==> flow/design.v <==
module FIR_low_pass_filter(
	input clk,
	input rst,
	input [7:0]FIR_IN,
	output reg [16:0]FIR_OUT
);
reg[7:0] delay_pipeline1;
reg[7:0] delay_pipeline2;
reg[7:0] delay_pipeline3;
reg[7:0] delay_pipeline4;
reg[7:0] delay_pipeline5;
reg[7:0] delay_pipeline6;
reg[7:0] delay_pipeline7;
reg[7:0] delay_pipeline8;
reg[7:0] delay_pipeline9;
wire[7:0] coeff1 = 8'd7;	 
wire[7:0] coeff2 = 8'd5;
wire[7:0] coeff3 = 8'd51;
wire[7:0] coeff4 = 8'd135;
wire[7:0] coeff5 = 8'd179;
wire[7:0] coeff6 = 8'd135;
wire[7:0] coeff7 = 8'd51;
wire[7:0] coeff8 = 8'd5;
wire[7:0] coeff9 = 8'd7;
reg signed [16:0] multi_data1 ; 
reg signed [16:0] multi_data2 ;
reg signed [16:0] multi_data3 ;
reg signed [16:0] multi_data4 ;
reg signed [16:0] multi_data5 ;
reg signed [16:0] multi_data6 ;
reg signed [16:0] multi_data7 ;
reg signed [16:0] multi_data8 ;
reg signed [16:0] multi_data9 ;
always@(posedge clk or negedge rst)
if(!rst)
begin
	delay_pipeline1 <= 8'b0 ;
	delay_pipeline2 <= 8'b0 ;
	delay_pipeline3 <= 8'b0 ;
	delay_pipeline4 <= 8'b0 ;
	delay_pipeline5 <= 8'b0 ;
	delay_pipeline6 <= 8'b0 ;
	delay_pipeline7 <= 8'b0 ;
	delay_pipeline8 <= 8'b0 ;
	delay_pipeline9 <= 8'b0 ;
end
else
begin
	delay_pipeline1 <= FIR_IN;
	delay_pipeline2 <= delay_pipeline1 ;
	delay_pipeline3 <= delay_pipeline2 ;
	delay_pipeline4 <= delay_pipeline3 ;
	delay_pipeline5 <= delay_pipeline4 ;
	delay_pipeline6 <= delay_pipeline5 ;
	delay_pipeline7 <= delay_pipeline6 ;
	delay_pipeline8 <= delay_pipeline7 ;
	delay_pipeline9 <= delay_pipeline8 ;
end
always@(posedge clk or negedge rst)  
	if(!rst)
		multi_data1 <= 17'b0 ;
	else
		multi_data1 <= delay_pipeline1*coeff1 ;
always@(posedge clk or negedge rst)  
	if(!rst)
		multi_data2 <= 17'b0 ;
	else
		multi_data2 <= delay_pipeline2*coeff2 ;
always@(posedge clk or negedge rst)  
	if(!rst)
		multi_data3 <= 17'b0 ;
	else
		multi_data3 <= delay_pipeline3*coeff3 ;
always@(posedge clk or negedge rst)  
	if(!rst)
		multi_data4 <= 17'b0 ;
	else
		multi_data4 <= delay_pipeline4*coeff4 ;
always@(posedge clk or negedge rst)  
	if(!rst)
		multi_data5 <= 17'b0 ;
	else
		multi_data5 <= delay_pipeline5*coeff5 ;
always@(posedge clk or negedge rst)  
	if(!rst)
		multi_data6 <= 17'b0 ;
	else
		multi_data6 <= delay_pipeline6*coeff6 ;
always@(posedge clk or negedge rst)  
	if(!rst)
		multi_data7 <= 17'b0 ;
	else
		multi_data7 <= delay_pipeline7*coeff7 ;
always@(posedge clk or negedge rst)  
	if(!rst)
		multi_data8 <= 17'b0 ;
	else
		multi_data8 <= delay_pipeline8*coeff8 ;
always@(posedge clk or negedge rst)  
	if(!rst)
		multi_data9 <= 17'b0 ;
	else
		multi_data9 <= delay_pipeline9*coeff9 ;
always@(posedge clk or negedge rst)
	if(!rst)
		FIR_OUT <= 16'b0 ;
	else
		FIR_OUT <= multi_data1 + multi_data2 + multi_data3 + multi_data4 +multi_data5 + multi_data6 + multi_data7 + multi_data8 + multi_data9 ;
endmodule
==> flow/run.sh <==
#!/bin/bash
# the make line also repeats each setting of config.mk as NAME=value (left out here)
make -C /OpenROAD-flow-scripts/flow DESIGN_CONFIG=/design/flow/config.mk WORK_HOME=/design/flow/orfs CLKGATE_MAP_FILE= finish
==> flow/config.mk <==
export PLATFORM = sky130hd
export DESIGN_NAME = FIR_low_pass_filter
export DESIGN_NICKNAME = FIR_low_pass_filter
export VERILOG_FILES = /design/flow/design.v
export SDC_FILE = /design/flow/constraint.sdc
export NUM_CORES = 4
export LEC_CHECK = 0
export ABC_AREA = 1
export CAP_MARGIN = 20
export CORE_MARGIN = 2
export CORE_UTILIZATION = 72
export CTS_CLUSTER_SIZE = 72
export SLEW_MARGIN = 20
==> flow/constraint.sdc <==
create_clock -name core_clock -period 2.81 [get_ports {clk}]
set_input_delay 0.5620 -clock core_clock [delete_from_list [all_inputs] [get_ports {clk}]]
set_output_delay 0.5620 -clock core_clock [all_outputs]
set_load 0.01 [all_outputs]
==> results of run 1 <==
what timing repair did:
| action | CTS |
|---|---|
| endpoints found under the hold margin | 0 |
| pin swaps | 98 |
| endpoints found under the setup margin | 58 |
| buffers inserted | 26 |
| gates resized | 207 |
| gates cloned | 0 |
stage by stage:
| step | instances | util (%) |
|---|---|---|
| global placement | 2053 | 82.51 |
| CTS | 2107 | 91.10 |
| floorplan | 1611 | - |
| detailed placement | 2053 | 82.51 |
==> results.tsv, run 1 <==
stage	metric	value	unit
outcome	status	aborted with a tool error	
outcome	Stop stage	global routing (5_1_grt)	
placement	Place WS	-0.9070	ns
synth	Post-synth mux share	0	%
synth	Top cells by area	dfrtp_1 32%, fa_1 19%, ha_1 19%	
synth	area share, top type	32.24	%
floorplanning	row cnt	53	
floorplanning	Die H	150.5	um
clock_tree	CTS Hold Bufs	0	
synth	synthesized area	15440	sq um
clock_tree	total CTS buffers	17	
synth	Adder Share, Synth	38.81	%
placement	dpl hpwl	29.31	mm
placement	PortBufs	26	
synth	syn nets	2010	
synth	register area share after synthesis	32.24	%
floorplanning	die width	150.5	um
synth	Ys Warns	1	
synth	asr flop ratio synth	100.0	%
synth	post-synthesis compound-gate area fraction	3.046	%
clock_tree	clk root buf	clkbuf_16	
synth	ys cells	1611	
placement	Placed Area	17340	sq um
synth	Largest logic family	adder cells	
synth	XOR/XNOR Fraction of Synth Area	3.346	%
clock_tree	clock sinks	199	
synth	simple share	12.44	%
floorplanning	Core ar.	21020	sq um
floorplanning	Initial Util	73.47	%
clock_tree	CTS max path bufs	2	
placement	Placer Congestion	0.9522	
synth	most common cell in the synthesized netlist	inv_1	
synth	syn avg cell area	9.586	sq um
floorplanning	Die ar.	22640	sq um
synth	EDFF count, synth	0	
synth	Commonest cells post-synth	415 x inv_1, 286 x nand2_1, 239 x ha_1	
floorplanning	boundary pin count	27	
synth	FF+latch count, synth	199	
synth	Netlist cell types	27	
synth	area leader, netlist	dfrtp_1	
clock_tree	# H-tree levels	4	
synth	Top FF cell, synth	dfrtp_1	
synth	post-synthesis instance total	1611	
synth	YS chip area	15440	sq um
==> inputs of run 2 (changes only) <==
CORE_UTILIZATION = 71   (was 72)
CTS_CLUSTER_DIAMETER = 372   (was unset)
CTS_CLUSTER_SIZE = 99   (was 72)
PLACE_DENSITY = 0.38   (was unset)
SETUP_SLACK_MARGIN = 0.45   (was unset)
TNS_END_PERCENT = 5   (was unset)
clock period = 2.77 ns   (was 2.81 ns; I/O delays follow)
==> run 2 against run 1 <==
Die size grew 1.4%. The layout now fails its checks (setup timing). Synthesized cell count unchanged. Area after synthesis did not move.
==> results.tsv, run 2 <==
stage	metric	value	unit	change
outcome	status	failed layout checks		
outcome	SO Faults	setup timing		
clock_tree	CTS Hold Bufs	0		unchanged
synth	YS chip area	15440	sq um	unchanged
clock_tree	CTS tree	yes		
synth	most common cell in the synthesized netlist	inv_1		
setup_path	critical path's largest stage delay	0.56	ns	
clock_tree	CTS max path bufs	2		unchanged
routing	Antenna Cells	0		
synth	ys cells	1611		unchanged
synth	register area share after synthesis	32.24	%	unchanged
synth	area leader, netlist	dfrtp_1		
timing	setup TNS	-21.17	ns	
setup_path	crit path capture type	register		
timing	Worst Skew	0.008251	ns	
setup_path	Worst R2R Start	multi_data2[3]$_DFF_PN0_		
timing	Hold Fails Final Rpt	0		
routing	Vias/cell	5.680		
synth	Largest logic family	adder cells		
setup_path	capture point of the worst path	FIR_OUT[16]$_DFF_PN0_		
synth	Ys Warns	1		unchanged
placement	Placer Congestion	0.9236		-3.0%
synth	Netlist cell types	27		unchanged
synth	post-synthesis compound-gate area fraction	3.046	%	unchanged
setup_path	CP Launch Type	register		
timing	Final min period	3.764	ns	
global_route	largest net degree at the start of global routing	62		
floorplanning	Die H	151.5	um	+0.68%
setup_path	critical path data arrival time	4.11	ns	
clock_tree	Clock Latency Late Sink	0.45	ns	
floorplanning	row cnt	53		unchanged
setup_path	Crit-path slowest cell	fa_1		
timing	fin worst setup slack	-0.9939	ns	
synth	syn avg cell area	9.586	sq um	unchanged
routing	post-route ant nets	0		
cells_and_area	nets@finish	2193		
routing	Post-Route WL	41.26	mm	
timing	Worst slew margin	65.05	%	
clock_tree	total CTS buffers	17		unchanged
synth	Commonest cells post-synth	415 x inv_1, 286 x nand2_1, 239 x ha_1		
setup_path	R2R cell count	15		
routing	post-DR wirelength/cell	19.84	um	
setup_path	crit path max fanout	3		
clock_tree	clk root buf	clkbuf_16		
floorplanning	Core ar.	21150	sq um	+0.63%
clock_tree	clock sinks	199		unchanged
min_path	Hold Crit Class	primary input to async pin		
synth	XOR/XNOR Fraction of Synth Area	3.346	%	unchanged
run	MaxCap Viol Count	0		
clock_tree	# H-tree levels	4		unchanged
global_route	global route overflow	0		
synth	simple share	12.44	%	unchanged
routing	drt drc	0		
setup_path	Buffers & Inverters on Critical Path	5		
placement	dpl hpwl	28.96	mm	-1.2%
cells_and_area	Area growth syn-to-layout	21.83	%	
timing	fmax	265.7	MHz	
clock_tree	Clock transition at path regs	0.07	ns	
floorplanning	boundary pin count	27		unchanged
routing	drt first pass iters	8		
synth	asr flop ratio synth	100.0	%	unchanged
setup_path	crit path kind	register to register		
global_route	first-pass GRT wire length	62.92	mm	
setup_path	Worst setup startpoint	multi_data2[3]$_DFF_PN0_		
placement	PortBufs	26		unchanged
global_route	initial antenna violation count	1		
routing	via count	11810		
synth	FF+latch count, synth	199		unchanged
global_route	Total GRT Usage	36.82	%	
synth	synthesized area	15440	sq um	unchanged
synth	Adder Share, Synth	38.81	%	unchanged
routing	initial detailed-routing violation count	745		
floorplanning	Initial Util	73.01	%	-0.46 points
setup_path	R2R setup slack	-0.99	ns	
synth	area share, top type	32.24	%	unchanged
run	Tool Warnings	41		
synth	syn nets	2010		unchanged
floorplanning	die width	151.5	um	+0.68%
setup_path	Worst EP required	3.11	ns	
synth	Post-synth mux share	0	%	unchanged
timing	Max Slew Vio Count	0		
setup_path	CP Depth	15		
synth	EDFF count, synth	0		unchanged
timing	RSZ-0062 raised after global routing	true		
setup_path	reg2reg end	FIR_OUT[16]$_DFF_PN0_		
synth	Top FF cell, synth	dfrtp_1		
setup_path	critical path cell sequence	inv_2 > fa_1 > inv_2 > fa_1 > fa_1 > inv_2 > fa_1 > buf_6 > fa_2 > inv_2 > nand2_2 > nand3_2 > nand2_2 > nand3_1 > nand2_1		
setup_path	family with the most delay on the worst path	adder cells		
timing	final worst-path cycle share	135.9	%	
global_route	vias in the first global route	12270		
timing	Least-Margin Pin Slew	0.5243	ns	
timing	# setup viols final	54		
synth	Top cells by area	dfrtp_1 32%, fa_1 19%, ha_1 19%		
cells_and_area	fillers	955		
floorplanning	Die ar.	22950	sq um	+1.4%
synth	post-synthesis instance total	1611		unchanged
[run 2: per-layer routing]
| metal | vias to the layer above | track usage [%] | wire length, um |
|---|---|---|---|
| met5 | - | 0 | 17 |
| li1 | 5270 | - | - |
| met4 | 2 | 17.10 | 2340 |
| met2 | 521 | 64.64 | 21010 |
| met1 | 5803 | 44.73 | 15570 |
| met3 | 213 | 5.988 | 2319 |
[run 2: repair_timing]
item / in CTS / in global routing
endpoints found under the hold margin: 0 / 0
resized: 120 / 77
setup buffers: 2 / 0
pin swaps: 52 / 55
setup endpoints to repair: 73 / 75
[run 2: layout make-up]
class / count / area [sq um] / area share, %
Sequential cell: 199 / 4992 / 26.53
Tap cell: 275 / 344.1 / 1.829
Multi-Input combinational cell: 996 / 9970 / 52.99
Clock inverter: 8 / 115.1 / 0.6118
Inverter: 416 / 1562 / 8.299
Clock buffer: 21 / 470.5 / 2.500
Timing Repair Buffer: 164 / 1363 / 7.242
[run 2: metrics by stage]
stage          worst slack, ns  util [%]  area, sq um  cells  hold WS, ns
5_1_grt                 -1.147     88.95        18820   2079       0.1250
4_1_cts                -0.9674     87.56        18520   2079      0.09704
6_report               -0.9939     88.95        18820   2079      0.08123
3_3_place_gp           -0.8404     81.41        17220   2048       0.3739
2_1_floorplan          -0.7511         -        15570   1611       0.2584
3_5_place_dp           -0.9630     81.41        17220   2048       0.3832
==> inputs of run 3 (changes only) <==
CORE_UTILIZATION = 70   (was 71)
CTS_CLUSTER_DIAMETER = 206   (was 372)
CTS_CLUSTER_SIZE = 76   (was 99)
PLACE_DENSITY = unset   (was 0.38)
PLACE_DENSITY_LB_ADDON = 0.09   (was unset)
SETUP_SLACK_MARGIN = 0.94   (was 0.45)
TNS_END_PERCENT = unset   (was 5)
clock period = 3.19 ns   (was 2.77 ns; I/O delays follow)
==> run 3 against run 2 <==
Critical path type unchanged. Hold slack better by 0.11 ns. The layout still fails its checks (setup timing). Routed wire length up 39%. Highest routed layer unchanged.
==> results.tsv, run 3 <==
stage	metric	value	unit	change
timing	fin worst setup slack	-0.7931	ns	+0.2009 ns
synth	Post-synth mux share	0	%	unchanged
timing	fmax	251.1	MHz	-5.5%
global_route	global route overflow	0		unchanged
setup_path	critical path cell sequence	fa_1 > fa_1 > fa_1 > inv_1 > fa_1 > inv_1 > ha_4 > nand2_1 > inv_1 > nand2_1 > nand3_4 > nand2_4 > nand2_2 > nand2_1 > nand2_1		
routing	post-route ant nets	0		unchanged
timing	Hold Fails Final Rpt	0		unchanged
synth	Netlist cell types	27		unchanged
outcome	status	failed layout checks		
cells_and_area	fillers	632		-34%
global_route	largest net degree at the start of global routing	72		+16%
setup_path	R2R setup slack	-0.79	ns	+0.20 ns
cells_and_area	nets@finish	2179		-0.64%
clock_tree	CTS Hold Bufs	0		unchanged
floorplanning	Die H	152.5	um	+0.69%
synth	FF+latch count, synth	199		unchanged
placement	dpl hpwl	27.63	mm	-4.6%
setup_path	reg2reg end	FIR_OUT[12]$_DFF_PN0_		
floorplanning	row cnt	54		+1.9%
routing	post-DR wirelength/cell	27.66	um	+39%
run	MaxCap Viol Count	0		unchanged
synth	most common cell in the synthesized netlist	inv_1		
synth	post-synthesis compound-gate area fraction	3.046	%	unchanged
clock_tree	clk root buf	clkbuf_16		
timing	hold_ws	0.1879	ns	+0.1067 ns
timing	Final min period	3.983	ns	+0.2191 ns
synth	simple share	12.44	%	unchanged
placement	Placer Congestion	0.8968		-2.9%
synth	Top FF cell, synth	dfrtp_1		
synth	Commonest cells post-synth	415 x inv_1, 286 x nand2_1, 239 x ha_1		
routing	drt first pass iters	8		unchanged
floorplanning	boundary pin count	27		unchanged
floorplanning	Initial Util	70.99	%	-2.0 points
timing	Least-Margin Pin Slew	0.6462	ns	+0.1219 ns
setup_path	crit path max fanout	4		+1
setup_path	Worst EP required	3.54	ns	+0.43 ns
setup_path	CP Depth	15		unchanged
outcome	SO Faults	setup timing		
setup_path	Worst R2R Start	multi_data8[5]$_DFF_PN0_		
clock_tree	CTS max path bufs	2		unchanged
clock_tree	# H-tree levels	4		unchanged
synth	ys cells	1611		unchanged
synth	synthesized area	15440	sq um	unchanged
placement	Place WS	-0.4599	ns	+0.5031 ns
synth	area share, top type	32.24	%	unchanged
min_path	Hold Crit Class	primary input to async pin		
synth	YS chip area	15440	sq um	unchanged
synth	Largest logic family	adder cells		
clock_tree	clock sinks	199		unchanged
setup_path	crit path kind	register to register		
global_route	Total GRT Usage	39.72	%	+2.9 points
placement	PortBufs	26		unchanged
cells_and_area	post-route cell area	20340	sq um	+8.1%
setup_path	Worst setup startpoint	multi_data8[5]$_DFF_PN0_		
synth	register area share after synthesis	32.24	%	unchanged
clock_tree	Clock transition at path regs	0.08	ns	about the same
setup_path	family with the most delay on the worst path	adder cells		
timing	# setup viols final	24		-56%
placement	Placed Cells	1960		-4.3%
routing	drt drc	0		unchanged
synth	syn avg cell area	9.586	sq um	unchanged
routing	via count	13550		+15%
clock_tree	CTS tree	yes		
timing	Worst slew margin	56.92	%	-8.1 points
setup_path	critical path's largest stage delay	0.61	ns	+0.05 ns
synth	asr flop ratio synth	100.0	%	unchanged
setup_path	crit path capture type	register		
global_route	vias in the first global route	13150		+7.2%
routing	initial detailed-routing violation count	1445		+94%
routing	Vias/cell	6.530		+15%
clock_tree	Clock Latency Late Sink	0.46	ns	about the same
cells_and_area	post-route insts no fill	2075		-0.19%
synth	XOR/XNOR Fraction of Synth Area	3.346	%	unchanged
floorplanning	Core ar.	21760	sq um	+2.8%
setup_path	CP Launch Type	register		
synth	EDFF count, synth	0		unchanged
timing	RSZ-0062 raised after global routing	true		
synth	Top cells by area	dfrtp_1 32%, fa_1 19%, ha_1 19%		
synth	Ys Warns	1		unchanged
floorplanning	die width	152.5	um	+0.69%
global_route	initial antenna violation count	3		+2
synth	Adder Share, Synth	38.81	%	unchanged
setup_path	Buffers & Inverters on Critical Path	3		-2
placement	Placed Area	17200	sq um	-0.13%
floorplanning	Die ar.	23270	sq um	+1.4%
synth	area leader, netlist	dfrtp_1		
clock_tree	total CTS buffers	17		unchanged
routing	Post-Route WL	57.39	mm	+39%
setup_path	Crit-path slowest cell	fa_1		
synth	post-synthesis instance total	1611		unchanged
setup_path	critical path data arrival time	4.33	ns	+0.22 ns
timing	final worst-path cycle share	124.9	%	-11 points
setup_path	capture point of the worst path	FIR_OUT[12]$_DFF_PN0_		
run	Tool Warnings	39		-4.9%
setup_path	R2R cell count	15		unchanged
timing	Max Slew Vio Count	0		unchanged
cells_and_area	Final Util	93.48	%	+4.5 points
timing	Worst Skew	0.01459	ns	+0.006336 ns
synth	syn nets	2010		unchanged
global_route	first-pass GRT wire length	70.70	mm	+12%
cells_and_area	Area growth syn-to-layout	31.69	%	
==> run 3: through the flow <==
stage	TNS (ns)
floorplan	-2.219
global placement	-4.628
detailed placement	-5.703
CTS	-6.422
global route	-13.81
finish	-11.91
==> run 3: final cells by class <==
class,count,area [sq um],share of cell area (%)
antenna,2,5.005,0.02461
clock buffer,17,425.4,2.092
clock inverter,15,157.7,0.7752
inverter,416,1579,7.764
multi-input combinational,996,11390,55.99
sequential,199,5009,24.63
tap,280,350.3,1.723
timing repair buffer,150,1424,7.001
==> run 3: repair_timing <==
action,4_1_cts,5_1_grt
setup endpoints to repair,73,77
resized,255,185
pin swaps,119,98
buffers inserted,54,27
==> run 3: metal layers <==
layer / GRT usage (%) / wire length [um]
met1: 47.36 / 18160
met2: 67.63 / 26290
met3: 8.817 / 6351
met4: 21.65 / 6572
met5: 0 / 11
==> inputs of run 4 (changes only) <==
CORE_UTILIZATION = 72   (was 70)
CTS_CLUSTER_DIAMETER = 28   (was 206)
CTS_CLUSTER_SIZE = unset   (was 76)
PLACE_DENSITY_LB_ADDON = 0.2   (was 0.09)
SETUP_SLACK_MARGIN = 0.93   (was 0.94)
clock period = 3.49 ns   (was 3.19 ns; I/O delays follow)
==> run 4 against run 3 <==
The run now fails in global routing (5_1_grt). Synthesized cell count unchanged. Die size down 2.7%. Area after synthesis unchanged.
==> results.tsv, run 4 <==
stage	metric	value	unit	change
outcome	status	aborted with a tool error		
outcome	Stop stage	global routing (5_1_grt)		
outcome	Err	[ERROR GRT-0232] Routing congestion too high. Check the congestion heatmap in the GUI.		
floorplanning	Die H	150.5	um	-1.4%
global_route	global route overflow	207		
synth	register area share after synthesis	32.24	%	unchanged
clock_tree	# H-tree levels	4		unchanged
synth	EDFF count, synth	0		unchanged
synth	Largest logic family	adder cells		
synth	asr flop ratio synth	100.0	%	unchanged
synth	simple share	12.44	%	unchanged
placement	PortBufs	26		unchanged
synth	Netlist cell types	27		unchanged
synth	area share, top type	32.24	%	unchanged
global_route	Total GRT Usage	82.55	%	
clock_tree	clk root buf	clkbuf_16		
synth	Commonest cells post-synth	415 x inv_1, 286 x nand2_1, 239 x ha_1		
synth	synthesized area	15440	sq um	unchanged
clock_tree	total CTS buffers	17		unchanged
synth	syn nets	2010		unchanged
floorplanning	Die ar.	22640	sq um	-2.7%
synth	syn avg cell area	9.586	sq um	unchanged
floorplanning	Core ar.	21020	sq um	-3.4%
clock_tree	CTS Hold Bufs	0		unchanged
floorplanning	die width	150.5	um	-1.4%
placement	dpl hpwl	28.75	mm	+4.0%
synth	FF+latch count, synth	199		unchanged
synth	post-synthesis instance total	1611		unchanged
synth	Adder Share, Synth	38.81	%	unchanged
synth	Top cells by area	dfrtp_1 32%, fa_1 19%, ha_1 19%		
synth	Post-synth mux share	0	%	unchanged
floorplanning	Initial Util	73.47	%	+2.5 points
synth	most common cell in the synthesized netlist	inv_1		
floorplanning	boundary pin count	27		unchanged
placement	Placed Cells	1948		-0.61%
placement	Placer Congestion	0.9315		+3.9%
synth	Ys Warns	1		unchanged
clock_tree	CTS max path bufs	2		unchanged
floorplanning	row cnt	53		-1.9%
clock_tree	clock sinks	199		unchanged
synth	XOR/XNOR Fraction of Synth Area	3.346	%	unchanged
synth	area leader, netlist	dfrtp_1		
synth	ys cells	1611		unchanged
synth	post-synthesis compound-gate area fraction	3.046	%	unchanged
synth	Top FF cell, synth	dfrtp_1		
synth	YS chip area	15440	sq um	unchanged
==> run 4: layer usage <==
metal	GRT overflow	track usage, %
met1	4	79.49
met3	0	71.15
met5	0	22.27
met2	103	97.45
met4	100	88.77
==> run 4: stage by stage <==
step | TNS, ns | worst slack (ns) | instance area (sq um)
floorplan | -0.008435 | -0.008435 | 16050
global placement | -0.3759 | -0.07549 | 16940
detailed placement | -1.343 | -0.2265 | 16940
CTS | -1.248 | -0.1917 | 19380
==> run 4: repair_timing <==
item | CTS
gates resized | 331
setup buffers | 51
endpoints found under the setup margin | 65
pin swaps | 161
hold endpoints to repair | 0
==> inputs of run 5 (changes only) <==
ABC_AREA = unset   (was 1)
CORE_UTILIZATION = 65   (was 72)
CTS_CLUSTER_DIAMETER = unset   (was 28)
PLACE_DENSITY_LB_ADDON = unset   (was 0.2)
SETUP_SLACK_MARGIN = 1.26   (was 0.93)
clock period = 5.04 ns   (was 3.49 ns; I/O delays follow)
==> run 5 against run 4 <==
Now clean on timing, DRC and antenna. Die size up 4.0%. Synthesized cell count down 21%. Area after synthesis down 6.0%.
==> results.tsv, run 5 <==
stage	metric	value	unit	change
outcome	status	finished clean		
setup_path	critical path cell sequence	inv_2 > fa_1 > inv_1 > fa_1 > fa_1 > inv_1 > fa_1 > inv_2 > ha_4 > inv_2 > fa_2 > nor2b_4 > o31a_1 > o41ai_4 > or2_4 > a41o_1 > xnor2_1		
synth	synthesized area	14520	sq um	-6.0%
synth	post-synthesis compound-gate area fraction	7.772	%	+4.7 points
setup_path	Worst R2R Start	multi_data1[2]$_DFF_PN0_		
routing	post-DR wirelength/cell	18.22	um	
synth	register area share after synthesis	34.29	%	+2.0 points
routing	Antenna Cells	0		
timing	fin worst setup slack	0.8211	ns	
setup_path	Worst EP required	5.35	ns	
min_path	hold depth	0		
setup_path	Buffers & Inverters on Critical Path	5		
setup_path	R2R cell count	17		
placement	dpl hpwl	23.38	mm	-19%
timing	Max Slew Vio Count	0		
floorplanning	Die H	153.5	um	+2.0%
synth	Largest logic family	adder cells		
placement	Place WS	0.6474	ns	+0.8739 ns
floorplanning	die width	153.5	um	+2.0%
routing	Post-Route WL	29.54	mm	
min_path	hold endpoint	delay_pipeline9[1]$_DFF_PN0_		
clock_tree	Clock transition at path regs	0.08	ns	
setup_path	CP most frequent cell	fa_1		
placement	PortBufs	26		unchanged
floorplanning	Initial Util	66.34	%	-7.1 points
routing	via count	8654		
run	Tool Warnings	43		
clock_tree	Clock Latency Late Sink	0.44	ns	
timing	final worst-path cycle share	83.71	%	
cells_and_area	Area growth syn-to-layout	11.63	%	
setup_path	critical path data arrival time	4.53	ns	
synth	Post-synth mux share	0.06893	%	+0.069 points
synth	area share, top type	34.29	%	+2.0 points
synth	EDFF count, synth	0		unchanged
timing	Worst slew margin	45.77	%	
run	MaxCap Viol Count	0		
clock_tree	clk root buf	clkbuf_16		
synth	post-synthesis instance total	1265		-21%
clock_tree	CTS max path bufs	2		unchanged
global_route	global route overflow	0		
synth	area leader, netlist	dfrtp_1		
setup_path	family with the most delay on the worst path	adder cells		
routing	drt first pass iters	4		
global_route	first-pass GRT wire length	47.87	mm	
clock_tree	# H-tree levels	4		unchanged
synth	Netlist cell types	48		+78%
setup_path	crit path max fanout	4		
synth	Top cells by area	dfrtp_1 34%, fa_1 21%, ha_1 21%		
synth	syn nets	1664		-17%
routing	initial detailed-routing violation count	388		
synth	most common cell in the synthesized netlist	inv_1		
global_route	largest net degree at the start of global routing	103		
timing	Least-Margin Pin Slew	0.8134	ns	
routing	metal3 WL	837	um	
routing	post-route ant nets	0		
synth	YS chip area	14520	sq um	-6.0%
timing	RSZ-0062 raised after global routing	true		
setup_path	crit path kind	register to register		
routing	drt drc	0		
setup_path	Crit-path slowest cell	fa_1		
min_path	Hold Crit Class	register to register		
synth	syn avg cell area	11.48	sq um	+20%
floorplanning	Die ar.	23550	sq um	+4.0%
synth	Top FF cell, synth	dfrtp_1		
clock_tree	CTS Hold Bufs	0		unchanged
timing	# setup viols final	0		
synth	Adder Share, Synth	41.27	%	+2.5 points
setup_path	CP Launch Type	register		
synth	Commonest cells post-synth	308 x inv_1, 239 x ha_1, 199 x dfrtp_1		
setup_path	R2R setup slack	0.82	ns	
setup_path	Worst setup startpoint	multi_data1[2]$_DFF_PN0_		
synth	asr flop ratio synth	100.0	%	unchanged
placement	Placer Congestion	0.8914		-4.3%
setup_path	capture point of the worst path	FIR_OUT[16]$_DFF_PN0_		
timing	fmax	237.0	MHz	
clock_tree	total CTS buffers	17		unchanged
timing	setup TNS	0	ns	
routing	Detail Route met2 WL	14.32	mm	
synth	Ys Warns	1		unchanged
timing	Final min period	4.219	ns	
clock_tree	clock sinks	199		unchanged
setup_path	CP Depth	17		
synth	ys cells	1265		-21%
global_route	vias in the first global route	9233		
setup_path	critical path's largest stage delay	0.52	ns	
floorplanning	row cnt	54		+1.9%
timing	Worst Skew	0.01307	ns	
routing	routed metal-1 wirelength	13.85	mm	
cells_and_area	nets@finish	1727		
global_route	initial antenna violation count	0		
synth	simple share	3.602	%	-8.8 points
clock_tree	CTS tree	yes		
floorplanning	boundary pin count	27		unchanged
routing	Vias/cell	5.339		
routing	top layer reached by signal wires	met4		
synth	FF+latch count, synth	199		unchanged
floorplanning	Core ar.	21890	sq um	+4.1%
timing	Hold Fails Final Rpt	0		
cells_and_area	fillers	1529		
synth	XOR/XNOR Fraction of Synth Area	5.006	%	+1.7 points
global_route	Total GRT Usage	26.70	%	
setup_path	crit path capture type	register		
min_path	Hold Startpoint	delay_pipeline8[1]$_DFF_PN0_		
setup_path	reg2reg end	FIR_OUT[16]$_DFF_PN0_		
run 5: layout make-up:
type / instances / area (sq um) / share of cell area, %
inverters: 308 / 1156 / 7.132
well taps: 280 / 350.3 / 2.161
multi-input cells: 757 / 8712 / 53.74
repair buffers: 45 / 437.9 / 2.701
clock inverters: 14 / 138.9 / 0.8567
flip-flops and latches: 199 / 4986 / 30.76
clock buffers: 18 / 429.2 / 2.647
run 5: metal layers:
layer | vias to the layer above | global-route usage [%]
met3 | 30 | 4.168
met1 | 4386 | 39.01
met5 | - | 0
li1 | 4129 | -
met4 | 0 | 5.723
met2 | 109 | 43.13
run 5: repair_timing:
item,4_1_cts,5_1_grt
setup endpoints to repair,13,16
buffers inserted,10,8
pin swaps,29,33
gates resized,28,39
run 5: per-stage QoR:
| stage | std cells | instance area [sq um] | util, % | hold WS (ns) |
|---|---|---|---|---|
| after floorplan | 1265 | 14570 | - | 0.3597 |
| after global placement | 1571 | 15200 | 69.43 | 0.3777 |
| after detailed placement | 1571 | 15200 | 69.43 | 0.3842 |
| after CTS | 1613 | 15960 | 72.90 | 0.3993 |
| after global routing | 1621 | 16210 | 74.05 | 0.4039 |
| final | 1621 | 16210 | 74.05 | 0.4019 |
==> inputs of run 6 (changes only) <==
CORE_UTILIZATION = 72   (was 65)
CTS_CLUSTER_DIAMETER = 380   (was unset)
PLACE_DENSITY_LB_ADDON = 0.02   (was unset)
SETUP_SLACK_MARGIN = 0.88   (was 1.26)
clock period = 3.05 ns   (was 5.04 ns; I/O delays follow)
==> run 6 against run 5 <==
Die size shrank 9.5%. The run now fails in global routing (5_1_grt). Synthesized cell count unchanged. Area after synthesis stayed put.
==> results.tsv, run 6 <==
stage	metric	value	unit	change
clock_tree	total CTS buffers	17		unchanged
synth	ys cells	1265		unchanged
floorplanning	row cnt	51		-5.6%
floorplanning	Core ar.	19650	sq um	-10%
clock_tree	CTS max path bufs	2		unchanged
outcome	Stop stage	global routing (5_1_grt)		
outcome	Err	[ERROR DPL-0038] Utilization greater than 100%, impossible to legalize		
outcome	status	aborted with a tool error		
synth	Top FF cell, synth	dfrtp_1		
synth	most common cell in the synthesized netlist	inv_1		
synth	YS chip area	14520	sq um	unchanged
synth	EDFF count, synth	0		unchanged
clock_tree	clock sinks	199		unchanged
placement	PortBufs	26		unchanged
synth	register area share after synthesis	34.29	%	unchanged
synth	Top cells by area	dfrtp_1 34%, fa_1 21%, ha_1 21%		
synth	Ys Warns	1		unchanged
synth	asr flop ratio synth	100.0	%	unchanged
synth	simple share	3.602	%	unchanged
synth	synthesized area	14520	sq um	unchanged
placement	dpl hpwl	27.47	mm	+18%
synth	Largest logic family	adder cells		
synth	area leader, netlist	dfrtp_1		
clock_tree	CTS Hold Bufs	0		unchanged
placement	Placer Congestion	0.8812		-1.1%
synth	syn avg cell area	11.48	sq um	unchanged
synth	area share, top type	34.29	%	unchanged
floorplanning	Die ar.	21320	sq um	-9.5%
synth	Commonest cells post-synth	308 x inv_1, 239 x ha_1, 199 x dfrtp_1		
clock_tree	# H-tree levels	4		unchanged
synth	XOR/XNOR Fraction of Synth Area	5.006	%	unchanged
placement	Place WS	-1.228	ns	-1.876 ns
synth	syn nets	1664		unchanged
synth	FF+latch count, synth	199		unchanged
synth	Adder Share, Synth	41.27	%	unchanged
floorplanning	boundary pin count	27		unchanged
floorplanning	die width	146.0	um	-4.9%
synth	post-synthesis instance total	1265		unchanged
synth	Post-synth mux share	0.06893	%	unchanged
floorplanning	Initial Util	73.89	%	+7.6 points
clock_tree	clk root buf	clkbuf_16		
synth	post-synthesis compound-gate area fraction	7.772	%	unchanged
synth	Netlist cell types	48		unchanged
floorplanning	Die H	146.0	um	-4.9%
## run 6: timing repair
item / 4_1_cts
pin swaps: 150
setup buffers: 52
setup endpoints to repair: 83
endpoints found under the hold margin: 0
resized: 204
## run 6: through the flow
stage               instance area [sq um]  hold slack [ns]  std cells
floorplan                           15000           0.3144       1265
CTS                                 18660           0.2265       1788
global placement                    16730           0.3876       1704
detailed placement                  16730           0.3744       1704
==> inputs of run 7 (changes only) <==
ABC_AREA = 1   (was unset)
CORE_ASPECT_RATIO = 1.32   (was unset)
CTS_CLUSTER_DIAMETER = 154   (was 380)
CTS_CLUSTER_SIZE = 100   (was unset)
PLACE_DENSITY_LB_ADDON = unset   (was 0.02)
SETUP_SLACK_MARGIN = unset   (was 0.88)
TNS_END_PERCENT = 50   (was unset)
clock period = 2.68 ns   (was 3.05 ns; I/O delays follow)
==> run 7 against run 6 <==
The flow again stops in global routing (5_1_grt). Area after synthesis rose by 6.4%. Synthesized cell count rose by 27%. Die size rose by 6.2%.
==> results.tsv, run 7 <==
stage	metric	value	unit	change
floorplanning	Die ar.	22650	sq um	+6.2%
synth	most common cell in the synthesized netlist	inv_1		
floorplanning	Initial Util	73.31	%	-0.57 points
synth	XOR/XNOR Fraction of Synth Area	3.346	%	-1.7 points
synth	Netlist cell types	27		-44%
clock_tree	# H-tree levels	4		unchanged
synth	synthesized area	15440	sq um	+6.4%
placement	Place WS	-1.129	ns	+0.09907 ns
synth	FF+latch count, synth	199		unchanged
floorplanning	boundary pin count	27		unchanged
synth	Ys Warns	1		unchanged
synth	EDFF count, synth	0		unchanged
global_route	Total GRT Usage	67.09	%	
placement	Placed Cells	2073		+22%
synth	YS chip area	15440	sq um	+6.4%
synth	Top FF cell, synth	dfrtp_1		
synth	Commonest cells post-synth	415 x inv_1, 286 x nand2_1, 239 x ha_1		
synth	post-synthesis compound-gate area fraction	3.046	%	-4.7 points
clock_tree	clock sinks	199		unchanged
synth	post-synthesis instance total	1611		+27%
clock_tree	CTS max path bufs	2		unchanged
synth	Adder Share, Synth	38.81	%	-2.5 points
synth	ys cells	1611		+27%
floorplanning	row cnt	61		+20%
clock_tree	clk root buf	clkbuf_16		
synth	Top cells by area	dfrtp_1 32%, fa_1 19%, ha_1 19%		
placement	Placed Area	17490	sq um	+4.5%
outcome	status	aborted with a tool error		
placement	dpl hpwl	30.64	mm	+12%
placement	PortBufs	26		unchanged
synth	syn avg cell area	9.586	sq um	-16%
floorplanning	die width	131.5	um	-10%
synth	syn nets	2010		+21%
outcome	Err	[ERROR GRT-0232] Routing congestion too high. Check the congestion heatmap in the GUI.		
floorplanning	Die H	172.3	um	+18%
synth	register area share after synthesis	32.24	%	-2.0 points
synth	Largest logic family	adder cells		
global_route	global route overflow	31		
clock_tree	CTS Hold Bufs	0		unchanged
synth	Post-synth mux share	0	%	-0.069 points
clock_tree	total CTS buffers	17		unchanged
placement	Placer Congestion	1.013		+15%
synth	simple share	12.44	%	+8.8 points
synth	area share, top type	32.24	%	-2.0 points
synth	area leader, netlist	dfrtp_1		
outcome	Stop stage	global routing (5_1_grt)		
floorplanning	Core ar.	21070	sq um	+7.2%
synth	asr flop ratio synth	100.0	%	unchanged
[run 7: repair_timing]
action | CTS
setup buffers | 17
endpoints found under the hold margin | 0
setup endpoints to repair | 63
pin swaps | 97
gates resized | 197
[run 7: layer usage]
metal | track usage, % | GRT overflow
met5 | 6.889 | 0
met1 | 63.37 | 0
met2 | 92.78 | 21
met3 | 42.42 | 1
met4 | 75.05 | 9
==> inputs of run 8 (changes only) <==
ABC_AREA = 0   (was 1)
CORE_ASPECT_RATIO = 0.5   (was 1.32)
CTS_CLUSTER_DIAMETER = 323   (was 154)
CTS_CLUSTER_SIZE = 98   (was 100)
GPL_ROUTABILITY_DRIVEN = 0   (was unset)
PLACE_DENSITY = 0.41   (was unset)
SETUP_SLACK_MARGIN = -0.69   (was unset)
SLEW_MARGIN = 40   (was 20)
TNS_END_PERCENT = 35   (was 50)
clock period = 7.0 ns   (was 2.68 ns; I/O delays follow)
==> run 8 against run 7 <==
The run now finishes clean. Synthesized cell count shrank 21%. Area after synthesis shrank 6.0%. Die size shrank 5.6%.
==> results.tsv, run 8 <==
stage	metric	value	unit	change
outcome	status	finished clean		
synth	area leader, netlist	dfrtp_1		
clock_tree	Clock Latency Late Sink	0.46	ns	
setup_path	R2R setup slack	2.42	ns	
timing	final worst-path cycle share	65.45	%	
timing	Worst Skew	0.01210	ns	
synth	most common cell in the synthesized netlist	inv_1		
synth	Top FF cell, synth	dfrtp_1		
cells_and_area	Final Util	80.38	%	
synth	register area share after synthesis	34.29	%	+2.0 points
floorplanning	Die ar.	21390	sq um	-5.6%
setup_path	Buffers & Inverters on Critical Path	5		
placement	Placed Cells	1557		-25%
min_path	hold depth	0		
timing	RSZ-0062 raised after global routing	false		
setup_path	critical path's largest stage delay	0.56	ns	
synth	Largest logic family	adder cells		
synth	EDFF count, synth	0		unchanged
global_route	Total GRT Usage	30.37	%	
setup_path	R2R cell count	17		
cells_and_area	nets@finish	1709		
routing	Post-Route WL	28.92	mm	
synth	FF+latch count, synth	199		unchanged
setup_path	crit path max fanout	4		
setup_path	critical path data arrival time	4.91	ns	
synth	Ys Warns	1		unchanged
global_route	largest net degree at the start of global routing	125		
synth	Netlist cell types	48		+78%
setup_path	crit path kind	register to register		
synth	post-synthesis compound-gate area fraction	7.772	%	+4.7 points
synth	syn avg cell area	11.48	sq um	+20%
routing	via count	8703		
routing	drt drc	0		
clock_tree	CTS max path bufs	2		unchanged
min_path	Hold Startpoint	delay_pipeline2[1]$_DFF_PN0_		
global_route	vias in the first global route	9503		
setup_path	Worst setup startpoint	delay_pipeline3[1]$_DFF_PN0_		
routing	drt first pass iters	5		
setup_path	Worst EP required	7.33	ns	
timing	setup TNS	0	ns	
clock_tree	# H-tree levels	4		unchanged
clock_tree	clock sinks	199		unchanged
placement	dpl hpwl	23.47	mm	-23%
min_path	Hold Crit Class	register to register		
routing	post-route ant nets	0		
synth	Post-synth mux share	0.06893	%	+0.069 points
synth	asr flop ratio synth	100.0	%	unchanged
min_path	hold endpoint	delay_pipeline3[1]$_DFF_PN0_		
global_route	initial antenna violation count	1		
timing	Least-Margin Pin Slew	0.6779	ns	
cells_and_area	post-route insts no fill	1590		
synth	syn nets	1664		-17%
global_route	first-pass GRT wire length	48.02	mm	
timing	fmax	218.3	MHz	
global_route	global route overflow	0		
synth	post-synthesis instance total	1265		-21%
timing	Worst slew margin	54.81	%	
run	Tool Warnings	41		
setup_path	Worst R2R Start	delay_pipeline3[1]$_DFF_PN0_		
setup_path	crit path capture type	register		
synth	YS chip area	14520	sq um	-6.0%
routing	initial detailed-routing violation count	449		
routing	post-DR wirelength/cell	18.19	um	
floorplanning	boundary pin count	27		unchanged
timing	Hold Fails Final Rpt	0		
clock_tree	CTS tree	yes		
timing	fin worst setup slack	2.419	ns	
synth	synthesized area	14520	sq um	-6.0%
timing	# setup viols final	0		
cells_and_area	Area growth syn-to-layout	8.453	%	
synth	XOR/XNOR Fraction of Synth Area	5.006	%	+1.7 points
run	MaxCap Viol Count	0		
synth	ys cells	1265		-21%
timing	Final min period	4.581	ns	
setup_path	reg2reg end	FIR_OUT[16]$_DFF_PN0_		
clock_tree	number of gates resized after CTS	0		-100%
synth	Commonest cells post-synth	308 x inv_1, 239 x ha_1, 199 x dfrtp_1		
setup_path	CP Depth	17		
setup_path	CP Launch Type	register		
setup_path	capture point of the worst path	FIR_OUT[16]$_DFF_PN0_		
synth	Top cells by area	dfrtp_1 34%, fa_1 21%, ha_1 21%		
synth	simple share	3.602	%	-8.8 points
setup_path	critical path cell sequence	inv_1 > fa_1 > inv_1 > fa_1 > fa_1 > inv_1 > fa_1 > inv_1 > ha_1 > inv_1 > fa_1 > nor2b_4 > o31a_1 > o41ai_4 > or2_4 > a41o_1 > xnor2_1		
floorplanning	die width	204.8	um	+56%
placement	Place WS	2.437	ns	+3.566 ns
clock_tree	CTS Hold Bufs	0		unchanged
setup_path	Crit-path slowest cell	fa_1		
clock_tree	setup bufs post-CTS	0		-17
floorplanning	Initial Util	74.11	%	+0.80 points
floorplanning	Die H	104.4	um	-39%
placement	PortBufs	26		unchanged
clock_tree	total CTS buffers	17		unchanged
timing	Max Slew Vio Count	0		
routing	Vias/cell	5.474		
clock_tree	Clock transition at path regs	0.08	ns	
floorplanning	row cnt	36		-41%
clock_tree	clk root buf	clkbuf_16		
synth	Adder Share, Synth	41.27	%	+2.5 points
setup_path	family with the most delay on the worst path	adder cells		
floorplanning	Core ar.	19590	sq um	-7.0%
synth	area share, top type	34.29	%	+2.0 points
==> run 8: through the flow <==
stage / hold slack, ns / instance area (sq um)
floorplan: 0.3597 / 14520
global placement: 0.4031 / 15120
detailed placement: 0.3909 / 15140
CTS: 0.4171 / 15750
global route: 0.4247 / 15750
finish: 0.4155 / 15750
==> run 8: area by class of cell <==
class	instances	area (sq um)
Multi-Input combinational cell	757	8382
Timing Repair Buffer	27	286.5
Sequential cell	199	4980
Clock buffer	17	425.4
Antenna cell	1	2.502
Inverter	308	1156
Fill cell	1184	3845
Clock inverter	15	183.9
Tap cell	266	332.8
==> run 8: layer usage <==
layer / share of wire (%) / GRT usage [%] / up-vias
met2: 47 / 48.21 / 158
met5: 0 / 0 / -
li1: - / - / 4111
met3: 6.0 / 6.986 / 36
met4: 1.6 / 7.919 / 0
met1: 45 / 42.71 / 4398
==> inputs of run 9 (changes only) <==
CAP_MARGIN = 15   (was 20)
CELL_PAD_IN_SITES_DETAIL_PLACEMENT = 1   (was unset)
CELL_PAD_IN_SITES_GLOBAL_PLACEMENT = 2   (was unset)
CORE_ASPECT_RATIO = 1.61   (was 0.5)
CORE_MARGIN = 9   (was 2)
CORE_UTILIZATION = 30   (was 72)
CTS_CLUSTER_DIAMETER = 203   (was 323)
CTS_CLUSTER_SIZE = 32   (was 98)
GPL_ROUTABILITY_DRIVEN = 1   (was 0)
HOLD_SLACK_MARGIN = -0.02   (was unset)
MAX_ROUTING_LAYER = met4   (was unset)
MIN_ROUTING_LAYER = met2   (was unset)
PLACE_DENSITY = unset   (was 0.41)
PLACE_DENSITY_LB_ADDON = 0.14   (was unset)
SETUP_SLACK_MARGIN = 0.55   (was -0.69)
TNS_END_PERCENT = 70   (was 35)
clock period = 4.02 ns   (was 7.0 ns; I/O delays follow)
==> run 9 against run 8 <==
Now fails the layout checks on setup timing. First-iteration DRC count up 120%. Die size grew to 2.7 times the previous value. Routed wire length grew 37%. Clock skew shrank 0.0013 ns. Clock-buffer cell count up 2. Critical path depth shrank 2. Critical endpoint unchanged. Highest routed layer unchanged.
==> results.tsv, run 9 <==
stage	metric	value	unit	change
setup_path	crit path kind	register to register		
routing	post-DR wirelength/cell	19.63	um	+7.9%
synth	most common cell in the synthesized netlist	inv_1		
floorplanning	Die ar.	56870	sq um	+170%
run	Tool Warnings	39		-4.9%
synth	syn avg cell area	11.48	sq um	unchanged
synth	FF+latch count, synth	199		unchanged
setup_path	CP most frequent cell	fa_1		
synth	Top FF cell, synth	dfrtp_1		
min_path	Hold Crit Class	primary input to async pin		
floorplanning	Core ar.	47520	sq um	+140%
placement	PortBufs	26		unchanged
routing	Vias/cell	6.023		+10%
synth	register area share after synthesis	34.29	%	unchanged
routing	Post-Route WL	39.63	mm	+37%
clock_tree	clk root buf	clkbuf_16		
timing	Hold Fails Final Rpt	0		unchanged
timing	Least-Margin Pin Slew	0.7242	ns	+0.04635 ns
run	MaxCap Viol Count	0		unchanged
synth	Ys Warns	1		unchanged
global_route	first-pass GRT wire length	61.71	mm	+28%
synth	Top cells by area	dfrtp_1 34%, fa_1 21%, ha_1 21%		
global_route	vias in the first global route	15240		+60%
setup_path	R2R setup slack	-0.25	ns	-2.66 ns
setup_path	CP Depth	15		-2
synth	YS chip area	14520	sq um	unchanged
synth	XOR/XNOR Fraction of Synth Area	5.006	%	unchanged
global_route	global route overflow	0		unchanged
synth	asr flop ratio synth	100.0	%	unchanged
routing	via count	12160		+40%
synth	ys cells	1265		unchanged
floorplanning	Die H	297.2	um	+180%
synth	area leader, netlist	dfrtp_1		
clock_tree	CTS tree	yes		
clock_tree	# H-tree levels	4		unchanged
timing	RSZ-0062 raised after global routing	true		
routing	drt drc	0		unchanged
timing	final worst-path cycle share	106.1	%	+41 points
timing	fin worst setup slack	-0.2458	ns	-2.665 ns
synth	synthesized area	14520	sq um	unchanged
synth	post-synthesis compound-gate area fraction	7.772	%	unchanged
clock_tree	CTS max path bufs	2		unchanged
synth	area share, top type	34.29	%	unchanged
placement	Placer Congestion	0.8184		
setup_path	crit path max fanout	2		-2
setup_path	Crit-path slowest cell	fa_1		
synth	Adder Share, Synth	41.27	%	unchanged
clock_tree	Clock Latency Late Sink	0.47	ns	about the same
setup_path	Worst R2R Start	multi_data7[2]$_DFF_PN0_		
setup_path	Buffers & Inverters on Critical Path	3		-2
clock_tree	Clock transition at path regs	0.08	ns	about the same
floorplanning	row cnt	101		+180%
synth	Post-synth mux share	0.06893	%	unchanged
setup_path	critical path data arrival time	4.60	ns	-0.31 ns
outcome	status	failed layout checks		
setup_path	reg2reg end	FIR_OUT[16]$_DFF_PN0_		
synth	EDFF count, synth	0		unchanged
synth	syn nets	1664		unchanged
floorplanning	Initial Util	30.56	%	-44 points
setup_path	critical path cell sequence	fa_1 > fa_1 > fa_1 > inv_1 > fa_1 > inv_2 > ha_4 > inv_2 > fa_2 > nor2b_4 > o31a_1 > o41ai_4 > or2_4 > a41o_1 > xnor2_1		
timing	hold_ws	0.4064	ns	-0.009071 ns
clock_tree	clock sinks	199		unchanged
clock_tree	CTS Hold Bufs	0		unchanged
routing	post-route ant nets	0		unchanged
setup_path	Worst EP required	4.35	ns	-2.98 ns
synth	Largest logic family	adder cells		
placement	dpl hpwl	31.49	mm	+34%
synth	simple share	3.602	%	unchanged
timing	Max Slew Vio Count	0		unchanged
routing	initial detailed-routing violation count	982		+120%
synth	Commonest cells post-synth	308 x inv_1, 239 x ha_1, 199 x dfrtp_1		
timing	Worst Skew	0.01081	ns	-0.001288 ns
clock_tree	total CTS buffers	17		unchanged
global_route	largest net degree at the start of global routing	82		-34%
routing	Antenna Cells	0		-1
floorplanning	boundary pin count	27		unchanged
cells_and_area	nets@finish	1787		+4.6%
setup_path	Worst setup startpoint	multi_data7[2]$_DFF_PN0_		
setup_path	family with the most delay on the worst path	adder cells		
timing	# setup viols final	5		+5
setup_path	crit path capture type	register		
timing	Final min period	4.266	ns	-0.3154 ns
floorplanning	die width	191.4	um	-6.6%
setup_path	CP Launch Type	register		
global_route	initial antenna violation count	0		-1
timing	fmax	234.4	MHz	+7.4%
setup_path	critical path's largest stage delay	0.59	ns	+0.03 ns
outcome	SO Faults	setup timing		
cells_and_area	Area growth syn-to-layout	21.01	%	
synth	Netlist cell types	48		unchanged
setup_path	R2R cell count	15		-2
global_route	Total GRT Usage	22.91	%	-7.5 points
synth	post-synthesis instance total	1265		unchanged
setup_path	capture point of the worst path	FIR_OUT[16]$_DFF_PN0_		
timing	Worst slew margin	51.72	%	-3.1 points
routing	drt first pass iters	5		unchanged
## run 9: area by class of cell
class,count,area [sq um]
fillers,5199,29940
multi-input cells,757,9117
inverters,308,1156
clock buffers,19,442.9
repair buffers,105,929.6
clock inverters,13,157.7
flip-flops and latches,199,4996
well taps,618,773.2
## run 9: per-layer routing
metal | wire length (um) | global-route usage, % | vias up | share of wire (%)
met3 | 13230 | 26.06 | 78 | 33
met1 | 0 | - | 4786 | 0
met4 | 1024 | 3.656 | 0 | 2.6
li1 | - | - | 4218 | -
met2 | 25380 | 29.30 | 3079 | 64
met5 | 0 | - | - | 0
## run 9: repair_timing
item,CTS,global route
pin swaps,52,78
gates cloned,0,0
gates resized,68,100
buffers inserted,10,18
setup endpoints to repair,30,43
## run 9: stage by stage
stage / instance area (sq um) / worst slack (ns) / instances / utilization [%] / setup TNS, ns
after detailed placement: 16000 / -0.3360 / 1959 / 33.68 / -1.196
after CTS: 16990 / -0.2838 / 2001 / 35.76 / -0.9443
after floorplan: 14570 / -0.08869 / 1265 / - / -0.08869
after global routing: 17570 / -0.4616 / 2019 / 36.98 / -2.709
final: 17570 / -0.2458 / 2019 / 36.98 / -0.8400
after global placement: 16000 / -0.3102 / 1959 / 33.68 / -1.093
==> inputs of run 10 (changes only) <==
ABC_AREA = unset   (was 0)
CAP_MARGIN = 20   (was 15)
CELL_PAD_IN_SITES_DETAIL_PLACEMENT = unset   (was 1)
CORE_ASPECT_RATIO = unset   (was 1.61)
CORE_MARGIN = 2   (was 9)
CORE_UTILIZATION = 40   (was 30)
CTS_CLUSTER_DIAMETER = unset   (was 203)
CTS_CLUSTER_SIZE = 75   (was 32)
GPL_ROUTABILITY_DRIVEN = unset   (was 1)
HOLD_SLACK_MARGIN = unset   (was -0.02)
MAX_ROUTING_LAYER = unset   (was met4)
MIN_ROUTING_LAYER = unset   (was met2)
PLACE_DENSITY_LB_ADDON = unset   (was 0.14)
SETUP_SLACK_MARGIN = 1.49   (was 0.55)
SLEW_MARGIN = 20   (was 40)
TNS_END_PERCENT = unset   (was 70)
clock period = 7.0 ns   (was 4.02 ns; I/O delays follow)
==> run 10 against run 9 <==
Now clean on timing, DRC and antenna. Via count fell by 31%. Worst setup slack improved by 2.6 ns. Register-to-register slack improved by 2.6 ns. Sequential share of layout area rose by 2.7 points. Non-clock buffer count fell by 77. Final cell count fell by 12%. Critical path depth rose by 2. Flip-flop count did not move. Clock skew rose by 0.0031 ns. Largest cell class unchanged.
==> results.tsv, run 10 <==
stage	metric	value	unit	change
synth	syn nets	1664		unchanged
setup_path	critical path's largest stage delay	0.55	ns	-0.04 ns
routing	post-DR wirelength/cell	18.08	um	-7.9%
setup_path	crit path capture type	register		
synth	Netlist cell types	48		unchanged
timing	Hold Fails Final Rpt	0		unchanged
floorplanning	boundary pin count	27		unchanged
placement	Placer Congestion	0.7717		-5.7%
min_path	Hold Startpoint	delay_pipeline8[1]$_DFF_PN0_		
synth	Post-synth mux share	0.06893	%	unchanged
synth	synthesized area	14520	sq um	unchanged
global_route	largest net degree at the start of global routing	68		-17%
synth	post-synthesis instance total	1265		unchanged
cells_and_area	Area growth syn-to-layout	9.995	%	
floorplanning	row cnt	69		-32%
clock_tree	number of gates resized after CTS	0		-100%
synth	FF+latch count, synth	199		unchanged
global_route	global route overflow	0		unchanged
floorplanning	Die H	194.5	um	-35%
routing	Vias/cell	4.683		-22%
timing	hold_ws	0.4022	ns	-0.004234 ns
clock_tree	CTS Hold Bufs	0		unchanged
clock_tree	setup bufs post-CTS	0		-10
cells_and_area	nets@finish	1710		-4.3%
global_route	Total GRT Usage	18.75	%	-4.2 points
placement	Placed Area	15370	sq um	-3.9%
cells_and_area	Final Util	44.80	%	+7.8 points
floorplanning	Initial Util	40.73	%	+10 points
timing	Worst Skew	0.01392	ns	+0.003107 ns
clock_tree	clk root buf	clkbuf_16		
placement	dpl hpwl	26.56	mm	-16%
floorplanning	Die ar.	37840	sq um	-33%
timing	Final min period	4.603	ns	+0.3369 ns
clock_tree	clock sinks	199		unchanged
timing	fin worst setup slack	2.397	ns	+2.643 ns
placement	Placed Cells	1753		-11%
setup_path	capture point of the worst path	FIR_OUT[16]$_DFF_PN0_		
synth	most common cell in the synthesized netlist	inv_1		
synth	asr flop ratio synth	100.0	%	unchanged
outcome	status	finished clean		
min_path	hold endpoint	delay_pipeline9[1]$_DFF_PN0_		
synth	XOR/XNOR Fraction of Synth Area	5.006	%	unchanged
setup_path	R2R setup slack	2.40	ns	+2.64 ns
cells_and_area	fillers	3394		-35%
global_route	first-pass GRT wire length	52.64	mm	-15%
timing	final worst-path cycle share	65.75	%	-40 points
synth	Commonest cells post-synth	308 x inv_1, 239 x ha_1, 199 x dfrtp_1		
placement	PortBufs	26		unchanged
setup_path	critical path cell sequence	inv_1 > fa_1 > inv_1 > fa_1 > fa_1 > inv_1 > fa_1 > inv_1 > ha_1 > inv_1 > fa_1 > nor2b_4 > o31a_1 > o41ai_4 > or2_4 > a41o_1 > xnor2_1		
routing	drt first pass iters	4		-1
setup_path	crit path kind	register to register		
timing	fmax	217.3	MHz	-7.3%
setup_path	Buffers & Inverters on Critical Path	5		+2
synth	area leader, netlist	dfrtp_1		
routing	Post-Route WL	32.28	mm	-19%
synth	YS chip area	14520	sq um	unchanged
synth	simple share	3.602	%	unchanged
setup_path	CP Depth	17		+2
synth	Largest logic family	adder cells		
run	MaxCap Viol Count	0		unchanged
clock_tree	CTS tree	yes		
run	Tool Warnings	38		-2.6%
placement	Place WS	2.395	ns	+2.731 ns
synth	Top cells by area	dfrtp_1 34%, fa_1 21%, ha_1 21%		
clock_tree	total CTS buffers	17		unchanged
clock_tree	# H-tree levels	4		unchanged
setup_path	Worst EP required	7.38	ns	+3.03 ns
setup_path	crit path max fanout	4		+2
routing	via count	8359		-31%
setup_path	R2R cell count	17		+2
setup_path	family with the most delay on the worst path	adder cells		
synth	EDFF count, synth	0		unchanged
clock_tree	Clock Latency Late Sink	0.46	ns	about the same
clock_tree	CTS max path bufs	2		unchanged
min_path	hold depth	0		
routing	Antenna Cells	0		unchanged
synth	ys cells	1265		unchanged
setup_path	Worst R2R Start	multi_data1[2]$_DFF_PN0_		
timing	Worst slew margin	39.42	%	-12 points
timing	setup TNS	0	ns	+0.8400 ns
min_path	Hold Crit Class	register to register		
floorplanning	Core ar.	35660	sq um	-25%
setup_path	CP Launch Type	register		
cells_and_area	post-route insts no fill	1785		-12%
synth	syn avg cell area	11.48	sq um	unchanged
synth	Top FF cell, synth	dfrtp_1		
global_route	vias in the first global route	8938		-41%
clock_tree	Clock transition at path regs	0.08	ns	about the same
setup_path	critical path data arrival time	4.98	ns	+0.38 ns
routing	drt drc	0		unchanged
synth	Ys Warns	1		unchanged
timing	# setup viols final	0		-5
routing	initial detailed-routing violation count	333		-66%
synth	register area share after synthesis	34.29	%	unchanged
setup_path	Worst setup startpoint	multi_data1[2]$_DFF_PN0_		
timing	Max Slew Vio Count	0		unchanged
setup_path	Crit-path slowest cell	fa_1		
setup_path	reg2reg end	FIR_OUT[16]$_DFF_PN0_		
synth	Adder Share, Synth	41.27	%	unchanged
timing	RSZ-0062 raised after global routing	false		
routing	post-route ant nets	0		unchanged
global_route	initial antenna violation count	1		+1
cells_and_area	post-route cell area	15970	sq um	-9.1%
synth	area share, top type	34.29	%	unchanged
floorplanning	die width	194.5	um	+1.6%
timing	Least-Margin Pin Slew	0.9086	ns	+0.1844 ns
synth	post-synthesis compound-gate area fraction	7.772	%	unchanged
-- run 10: routing by layer --
| metal | global-route usage [%] | vias up | routed length, um |
|---|---|---|---|
| met1 | 27.69 | 4167 | 16440 |
| li1 | - | 4094 | - |
| met4 | 4.188 | 0 | 329 |
| met3 | 3.158 | 19 | 895 |
| met5 | 0 | - | 0 |
| met2 | 28.95 | 79 | 14610 |
-- run 10: final cells by class --
class                           count  area (sq um)  share of cell area (%)
Multi-Input combinational cell    757          8382                   52.48
Inverter                          308          1156                   7.238
Tap cell                          461         576.8                   3.611
Timing Repair Buffer               28         279.0                   1.747
Clock inverter                     15         173.9                   1.089
Sequential cell                   199          4980                   31.18
Clock buffer                       17         425.4                   2.663
